==> flow/design.v (excerpt) <==
module cpu(clk,reset,s,load,in,out,N,V,Z,w);
  input clk, reset, s, load;
  input [15:0] in;
  output [15:0] out;
  output N, V, Z, w;
  wire [15:0] instruction_out;
  wire loada,loadb,loads,loadc,write,asel,bsel;
  wire [2:0] status;
  wire [1:0] op, ALUop, shift, vsel;
  wire [2:0] opcode, readnum, writenum, nsel;  
  wire [15:0] sximm5, sximm8; 
  wire [15:0] mdata = 16'b0;
  wire [7:0] PC = 8'b0;
  vDFFE #(16) instruct_reg(clk, load , in, instruction_out);  
  instruct_decoder decoder(   .instruction_out(instruction_out),
			        .nsel(nsel),
				.opcode(opcode),
				.op(op),
				.ALUop(ALUop),
				.sximm5(sximm5),
				.sximm8(sximm8),
				.shift(shift),
				.readnum(readnum),
				.writenum(writenum)
  );
  FSM state_machine(    .clk(clk),
			.reset(reset),
			.s(s),
			.w(w),
			.opcode(opcode),
			.op(op),
			.nsel(nsel),
			.loada(loada),
			.loadb(loadb),
			.loadc(loadc),
			.loads(loads),
			.vsel(vsel),
			.write(write),
			.asel(asel),
			.bsel(bsel)
  );
  datapath DP(          .clk(clk),
			.readnum(readnum),
			.writenum(writenum),
			.write(write),
			.vsel(vsel),
			.loada(loada),
			.loadb(loadb),
			.loadc(loadc),
			.loads(loads),
  ...
Size in the first run: ~880 cells after synthesis.
clock: 9.7 ns
lec_check: 0
abc_area: 0
cap_margin: 30
cell_pad_in_sites_detail_placement: 0
cell_pad_in_sites_global_placement: 0
core_aspect_ratio: 0.85
core_margin: 8
core_utilization: 46
cts_cluster_diameter: 363
cts_cluster_size: 26
gpl_timing_driven: 0
hold_slack_margin: 0.13
min_routing_layer: met2
place_density_lb_addon: 0.29
setup_slack_margin: 2.74
slew_margin: 20
run.sh (not shown) runs the stock make flow with config.mk's settings and CLKGATE_MAP_FILE=.
The baseline finished with timing, DRC and antenna clean.
Next try:
ABC_AREA = 1   (was 0)
CAP_MARGIN = 20   (was 30)
CELL_PAD_IN_SITES_DETAIL_PLACEMENT = default   (was 0)
CELL_PAD_IN_SITES_GLOBAL_PLACEMENT = default   (was 0)
CORE_ASPECT_RATIO = default   (was 0.85)
CORE_MARGIN = 2   (was 8)
CORE_UTILIZATION = 68   (was 46)
CTS_CLUSTER_DIAMETER = default   (was 363)
CTS_CLUSTER_SIZE = 31   (was 26)
GPL_TIMING_DRIVEN = default   (was 0)
HOLD_SLACK_MARGIN = default   (was 0.13)
MIN_ROUTING_LAYER = default   (was met2)
PLACE_DENSITY_LB_ADDON = default   (was 0.29)
SETUP_SLACK_MARGIN = default   (was 2.74)
clock period = 3.69 ns   (was 9.7 ns; I/O delays follow)
Now the flow finished with setup timing left.
Flip-flop count does not change.
Power rises to 3.2 times its value.
Hold slack gets better by 5.8 ps.
Combinational power climbs to 2.9 times its value.
Final area rises by roughly a tenth.
Via count drops by about a fifth.
Count of clock-buffer cells in the layout rises by 14.


== run A ==
Starting RTL as in the previous note.
export LEC_CHECK = 0
export ABC_AREA = 1
export CAP_MARGIN = 20
export CORE_MARGIN = 2
export CORE_UTILIZATION = 70
export CTS_CLUSTER_SIZE = 31
export SETUP_SLACK_MARGIN = -0.3
export SLEW_MARGIN = 20
create_clock -name core_clock -period 3.01 [get_ports {clk}]
The flow completed for run A, but it is not clean: the layout still shows setup timing.
## Diff of input files: run B against run A
Settings: swapping 31 for 30 in CTS_CLUSTER_SIZE; putting HOLD_SLACK_MARGIN at 0.3 where nothing was set; clearing SETUP_SLACK_MARGIN, which used to be -0.3; swapping 3.01 for 3.24 in the clock period (ns, I/O delays scaled along).
### Flow results
Diff run B and run A: portion of total power attributed to the clock network lower in run A
Compared run B vs run A, and first-pass GRT wire length is down in run B.
Internal reg-to-reg setup slack, run B and run A, lower one = run A.
Lower power in the clock group was reported by run B, not run A.
Looking only at total routing resource utilization after global routing, and setting everything else aside, the lower value of run B and run A goes to run B.
Of run B and run A, the higher highest fanout seen on the critical path belongs to run B.
The reported net switching power of run B was superior to that of run A.
Against run A as the reference, run B delivers a lower overall routed net length.
| via count | run B vs run A | 4.1% lower |
Comparing run B and run A, synthesis-to-finish area growth is lower on run B.
None of the runs run B and run A ends with a clean layout.
Run B had finished all stages when the layout checks came back failing, citing setup timing.
Relative to run B, the following input files were edited for run C:
Settings: a deleted ABC_AREA that had been 1; a deleted CTS_CLUSTER_SIZE that had been 30; a change of CORE_UTILIZATION from 70 to 40; a deleted HOLD_SLACK_MARGIN that had been 0.3; a change of the clock period (ns, I/O delays scaled along) from 3.24 to 3.83.
## What came out
Comparing run B and run C, the lower critical path depth was measured on run C.
| run C | all stages done | FAIL | setup timing |
Pin count of the biggest net entering global routing on run C is up relative to run B.
Yosys stat cell total, run B and run C: lower on run C
Against run B, worst hold slack in run C came out worse.
When run C is measured against run B, its detailed-router iteration count before antenna repair turns out 1 lower.
When the final numbers for run B and run C were put side by side, the area of the core turned out to be greater in run C.
A beginning of the critical path of instruct_reg.out[11]$_DFFE_PP_ is what run B shows, while instruct_reg.out[10]$_DFFE_PP_ belongs to run C.
Cmp run B and run C / chip area in the Yosys report / higher: run B
The inputs of run D differ from those of run C as listed below.
Settings: an added SETUP_SLACK_MARGIN of 0.88; a change of CORE_UTILIZATION from 40 to 58; a change of the clock period (ns, I/O delays scaled along) from 3.83 to 3.04.
[summary]
Utilization run C -> run D: up. Between run C and run D, the register-to-register slack is lower for run D. Of run C and run D, run C shows the higher sequential share of layout area, with run D below it. Across run C and run D, no clean finish was achieved. From the logs: run D reached the end of the flow and failed the layout checks with setup timing. Run C had finished all stages when the layout checks came back failing, citing setup timing. | proportion of cell area spent on the clock network | run C vs run D | ≈ equal |. Setup slack of the critical path after layout delta (run D − run C): unfavourable.


== run 1 ==
cpu again, from the RTL that the note above started with.
Settings: LEC_CHECK=0, ABC_AREA=1, CAP_MARGIN=35, CORE_MARGIN=2, CORE_UTILIZATION=68, CTS_CLUSTER_SIZE=10, PLACE_DENSITY=0.37, SLEW_MARGIN=20, TNS_END_PERCENT=5; clock period 3.04 ns.
global routing (5_1_grt): run 1 exited with error
[inputs] run 2 vs run 1
# run 1
export LEC_CHECK = 0
export ABC_AREA = 1
export CAP_MARGIN = 35
export CORE_MARGIN = 2
export CORE_UTILIZATION = 68
export CTS_CLUSTER_SIZE = 10
export PLACE_DENSITY = 0.37
export SLEW_MARGIN = 20
export TNS_END_PERCENT = 5
create_clock -name core_clock -period 3.04 [get_ports {clk}]
# run 2
export LEC_CHECK = 0
export CAP_MARGIN = 20
export CORE_MARGIN = 2
export CORE_UTILIZATION = 66
export SLEW_MARGIN = 20
create_clock -name core_clock -period 4.2 [get_ports {clk}]
## What came out
The flow completed for run 2, but it is not clean: the layout still shows setup timing. Run 2 does better than run 1 on detailed placement HPWL. Compared with run 1, run 2 shows a post-cts sizing count that is about 90% higher. Of run 2 and run 1, it is run 2 that has the higher register area share after synthesis. Summary: post-synth design cell area, run 2 better than run 1. Compared with run 1, run 2 shows a higher mean instance size in the synthesized netlist. Run 2 vs. run 1: chip footprint grew by 370 um2; starting density of the core went down by 1.2 points.
[inputs] run 3 vs run 2
# run 2
export LEC_CHECK = 0
export CAP_MARGIN = 20
export CORE_MARGIN = 2
export CORE_UTILIZATION = 66
export SLEW_MARGIN = 20
create_clock -name core_clock -period 4.2 [get_ports {clk}]
# run 3
export LEC_CHECK = 0
export ABC_AREA = 1
export CAP_MARGIN = 20
export CORE_MARGIN = 2
export CORE_UTILIZATION = 68
export SLEW_MARGIN = 20
export TNS_END_PERCENT = 5
create_clock -name core_clock -period 3.04 [get_ports {clk}]
==> comparison <==
- As for a clean layout from run 3 and run 2, there is none.
- Completing all stages was not enough for run 2: its layout failed the final checks because of setup timing.
- Run 3 had finished all stages when the layout checks came back failing, citing setup timing.
- Between run 3 and run 2, the period utilization is lower for run 2.
- Looking at sequential share of layout area, run 3 sits 1.0 points lower than run 2 does.
- Relative slew slack, run 3 and run 2: lower on run 3
- [diff] minimum hold slack, run 3 relative to run 2: regression
Modified inputs, run 4 compared to run 3
# run 3
export LEC_CHECK = 0
export ABC_AREA = 1
export CAP_MARGIN = 20
export CORE_MARGIN = 2
export CORE_UTILIZATION = 68
export SLEW_MARGIN = 20
export TNS_END_PERCENT = 5
create_clock -name core_clock -period 3.04 [get_ports {clk}]
# run 4
export LEC_CHECK = 0
export CAP_MARGIN = 20
export CORE_MARGIN = 2
export CORE_UTILIZATION = 40
export SLEW_MARGIN = 20
create_clock -name core_clock -period 5.41 [get_ports {clk}]
--- outcome ---
Run 3 and run 4: one clean run, run 4; the rest did not finish clean. Run 3 completed end to end; final checks failed (setup timing). In the tables for run 4 and run 3, worst setup slack reads lower with run 3. For run 3, the main logic family after synthesis was simple AND/OR/NAND/NOR gates, unlike run 4, where it was AND-OR/OR-AND gates. From run 3 to run 4 the numbers moved as follows: pin count of the biggest net entering global routing has increased, post-layout minimum cycle time has increased, clock-buffer cell count has increased.


cpu again, from the RTL that the note above started with.
Settings: LEC_CHECK=0, ABC_AREA=0, CAP_MARGIN=20, CELL_PAD_IN_SITES_DETAIL_PLACEMENT=0, CORE_ASPECT_RATIO=0.85, CORE_MARGIN=8, CORE_UTILIZATION=64, CTS_CLUSTER_DIAMETER=363, HOLD_SLACK_MARGIN=0.21, MIN_ROUTING_LAYER=met2, PLACE_DENSITY_LB_ADDON=0.29, SETUP_SLACK_MARGIN=-0.02, SLEW_MARGIN=20; clock period 4.27 ns.
The starting point finished but failed the layout checks on setup timing.
==> next run, changes <==
==> flow/config.mk (replaced) <==
export PLATFORM = sky130hd
export DESIGN_NAME = cpu
export DESIGN_NICKNAME = cpu
export VERILOG_FILES = /design/flow/design.v
export SDC_FILE = /design/flow/constraint.sdc
export NUM_CORES = 4
export LEC_CHECK = 0
export CAP_MARGIN = 20
export CORE_MARGIN = 2
export CORE_UTILIZATION = 68
export SLEW_MARGIN = 20
==> flow/constraint.sdc (replaced) <==
create_clock -name core_clock -period 3.04 [get_ports {clk}]
set_input_delay 0.6080 -clock core_clock [delete_from_list [all_inputs] [get_ports {clk}]]
set_output_delay 0.6080 -clock core_clock [all_outputs]
set_load 0.01 [all_outputs]
Result: The changed run failed in global routing, error DPL-0038. Synthesized area is unchanged. Die area shrinks by about a fifth. Synthesized cell count does not change.
==> next run, changes <==
--- a/flow/config.mk
+++ b/flow/config.mk
@@ -10,0 +11,4 @@
+export CTS_CLUSTER_DIAMETER = 234
+export CTS_CLUSTER_SIZE = 15
+export PLACE_DENSITY = 0.35
+export SETUP_SLACK_MARGIN = 0.91
==> flow/constraint.sdc (replaced) <==
create_clock -name core_clock -period 3.18 [get_ports {clk}]
set_input_delay 0.6360 -clock core_clock [delete_from_list [all_inputs] [get_ports {clk}]]
set_output_delay 0.6360 -clock core_clock [all_outputs]
set_load 0.01 [all_outputs]
The changed run did not get past global routing; die area is unchanged; synthesized area is unchanged; synthesized cell count stays the same.
==> next run, changes <==
--- a/flow/config.mk
+++ b/flow/config.mk
@@ -10,5 +10 @@
-export CORE_UTILIZATION = 68
-export CTS_CLUSTER_DIAMETER = 234
-export CTS_CLUSTER_SIZE = 15
-export PLACE_DENSITY = 0.35
-export SETUP_SLACK_MARGIN = 0.91
+export CORE_UTILIZATION = 51
==> flow/constraint.sdc (replaced) <==
create_clock -name core_clock -period 5.41 [get_ports {clk}]
set_input_delay 1.0820 -clock core_clock [delete_from_list [all_inputs] [get_ports {clk}]]
set_output_delay 1.0820 -clock core_clock [all_outputs]
set_load 0.01 [all_outputs]
After rerunning: Now the flow ran to the end with no violations. Synthesized area stays the same. Die size rises by 32%. Synthesized cell count stays the same.


Starting RTL as in the previous note.
make LEC_CHECK=0 ABC_AREA=1 CAP_MARGIN=20 CORE_MARGIN=2 CORE_UTILIZATION=71 CTS_CLUSTER_DIAMETER=373 CTS_CLUSTER_SIZE=97 SLEW_MARGIN=20 TNS_END_PERCENT=5 finish   # period 3.04 ns
The baseline stopped in global routing (DPL-0033).
==> next run, changes <==
--- a/flow/config.mk
+++ b/flow/config.mk
@@ -10,6 +10,5 @@
 export CORE_MARGIN = 2
-export CORE_UTILIZATION = 71
-export CTS_CLUSTER_DIAMETER = 373
-export CTS_CLUSTER_SIZE = 97
+export CORE_UTILIZATION = 70
+export CTS_CLUSTER_SIZE = 32
+export HOLD_SLACK_MARGIN = 0.29
 export SLEW_MARGIN = 20
-export TNS_END_PERCENT = 5
==> flow/constraint.sdc (replaced) <==
create_clock -name core_clock -period 3.8 [get_ports {clk}]
set_input_delay 0.7600 -clock core_clock [delete_from_list [all_inputs] [get_ports {clk}]]
set_output_delay 0.7600 -clock core_clock [all_outputs]
set_load 0.01 [all_outputs]
Outcome:
- With this change the flow reached the layout checks and failed them: setup timing
- synthesized area stays the same
- die area rose by 1.4%
- synthesized cell count stays the same
==> next run, changes <==
--- a/flow/config.mk
+++ b/flow/config.mk
@@ -7,3 +7,3 @@
 export LEC_CHECK = 0
-export ABC_AREA = 1
+export ABC_AREA = 0
 export CAP_MARGIN = 20
@@ -11,4 +11,5 @@
 export CORE_UTILIZATION = 70
-export CTS_CLUSTER_SIZE = 32
-export HOLD_SLACK_MARGIN = 0.29
+export CTS_CLUSTER_SIZE = 31
+export PLACE_DENSITY_LB_ADDON = 0.0
+export SETUP_SLACK_MARGIN = 0.79
 export SLEW_MARGIN = 20
==> flow/constraint.sdc (replaced) <==
create_clock -name core_clock -period 3.01 [get_ports {clk}]
set_input_delay 0.6020 -clock core_clock [delete_from_list [all_inputs] [get_ports {clk}]]
set_output_delay 0.6020 -clock core_clock [all_outputs]
set_load 0.01 [all_outputs]
Effect:
- The new run ended with an error in clock tree synthesis on DPL-0033
- die size decreases by 0.66%
- synthesized area went down by 0.68%
- synthesized cell count is lower by 11%
==> next run, changes <==
==> flow/config.mk (replaced) <==
export PLATFORM = sky130hd
export DESIGN_NAME = cpu
export DESIGN_NICKNAME = cpu
export VERILOG_FILES = /design/flow/design.v
export SDC_FILE = /design/flow/constraint.sdc
export NUM_CORES = 4
export LEC_CHECK = 0
export CAP_MARGIN = 20
export CORE_MARGIN = 2
export CORE_UTILIZATION = 40
export CTS_CLUSTER_DIAMETER = 249
export MIN_ROUTING_LAYER = met2
export SLEW_MARGIN = 20
==> flow/constraint.sdc (replaced) <==
create_clock -name core_clock -period 7.0 [get_ports {clk}]
set_input_delay 1.4000 -clock core_clock [delete_from_list [all_inputs] [get_ports {clk}]]
set_output_delay 1.4000 -clock core_clock [all_outputs]
set_load 0.01 [all_outputs]
With this change the flow finished with timing, DRC and antenna clean.
Area after synthesis stays the same.
Die size rose by 72%.
Synthesized cell count does not change.
==> next run, changes <==
--- a/flow/config.mk
+++ b/flow/config.mk
@@ -8,6 +8,11 @@
 export CAP_MARGIN = 20
+export CELL_PAD_IN_SITES_DETAIL_PLACEMENT = 1
+export CORE_ASPECT_RATIO = 0.6
 export CORE_MARGIN = 2
-export CORE_UTILIZATION = 40
+export CORE_UTILIZATION = 64
 export CTS_CLUSTER_DIAMETER = 249
+export GPL_ROUTABILITY_DRIVEN = 0
+export HOLD_SLACK_MARGIN = 0.24
 export MIN_ROUTING_LAYER = met2
-export SLEW_MARGIN = 20
+export SLEW_MARGIN = 35
+export TNS_END_PERCENT = 70
This time the run aborted during global routing.
Area after synthesis stays the same.
Die size is lower by 37%.
Synthesized cell count does not change.


cpu again, from the RTL that the note above started with.
make LEC_CHECK=0 ABC_AREA=1 CAP_MARGIN=20 CELL_PAD_IN_SITES_DETAIL_PLACEMENT=0 CORE_MARGIN=2 CORE_UTILIZATION=72 CTS_CLUSTER_DIAMETER=334 CTS_CLUSTER_SIZE=49 HOLD_SLACK_MARGIN=0.3 MIN_ROUTING_LAYER=met1 PLACE_DENSITY_LB_ADDON=0.04 SETUP_SLACK_MARGIN=-0.02 SLEW_MARGIN=20 finish   # period 3.02 ns
The first run stopped in global routing (GRT-0232).
Change:
- CTS_CLUSTER_SIZE: 49 -> 39
- PLACE_DENSITY: not set -> 0.35
- PLACE_DENSITY_LB_ADDON: 0.04 -> not set
- clock period: 3.02 -> 3.15 ns (I/O delays scaled with it)
=> The new run ended with an error in global routing; area after synthesis is unchanged; die area does not change; synthesized cell count is unchanged.
Change:
- CELL_PAD_IN_SITES_DETAIL_PLACEMENT: 0 -> not set
- CORE_UTILIZATION: 72 -> 70
- CTS_CLUSTER_DIAMETER: 334 -> 346
- CTS_CLUSTER_SIZE: 39 -> 30
- MIN_ROUTING_LAYER: met1 -> not set
- PLACE_DENSITY: 0.35 -> not set
- SETUP_SLACK_MARGIN: -0.02 -> -0.32
- clock period: 3.15 -> 3.24 ns (I/O delays scaled with it)
After rerunning: The changed run finished but fails on negative setup slack. Die area rose by 2.8%. Area after synthesis stays the same. Synthesized cell count is unchanged.
Change:
- ABC_AREA: 1 -> 0
- CTS_CLUSTER_DIAMETER: 346 -> not set
- CTS_CLUSTER_SIZE: 30 -> 31
- HOLD_SLACK_MARGIN: 0.3 -> not set
- PLACE_DENSITY: not set -> 0.37
- SETUP_SLACK_MARGIN: -0.32 -> -0.3
- clock period: 3.24 -> 3.69 ns (I/O delays scaled with it)
Outcome:
- The changed run completed, yet does not pass: negative setup slack
- area after synthesis went down slightly
- die area went down slightly
- design area went up by a few percent
- global-route usage went up by 2.6 points
- cell count went down by a little under a tenth
Power is estimated from default activity; no workload was simulated.
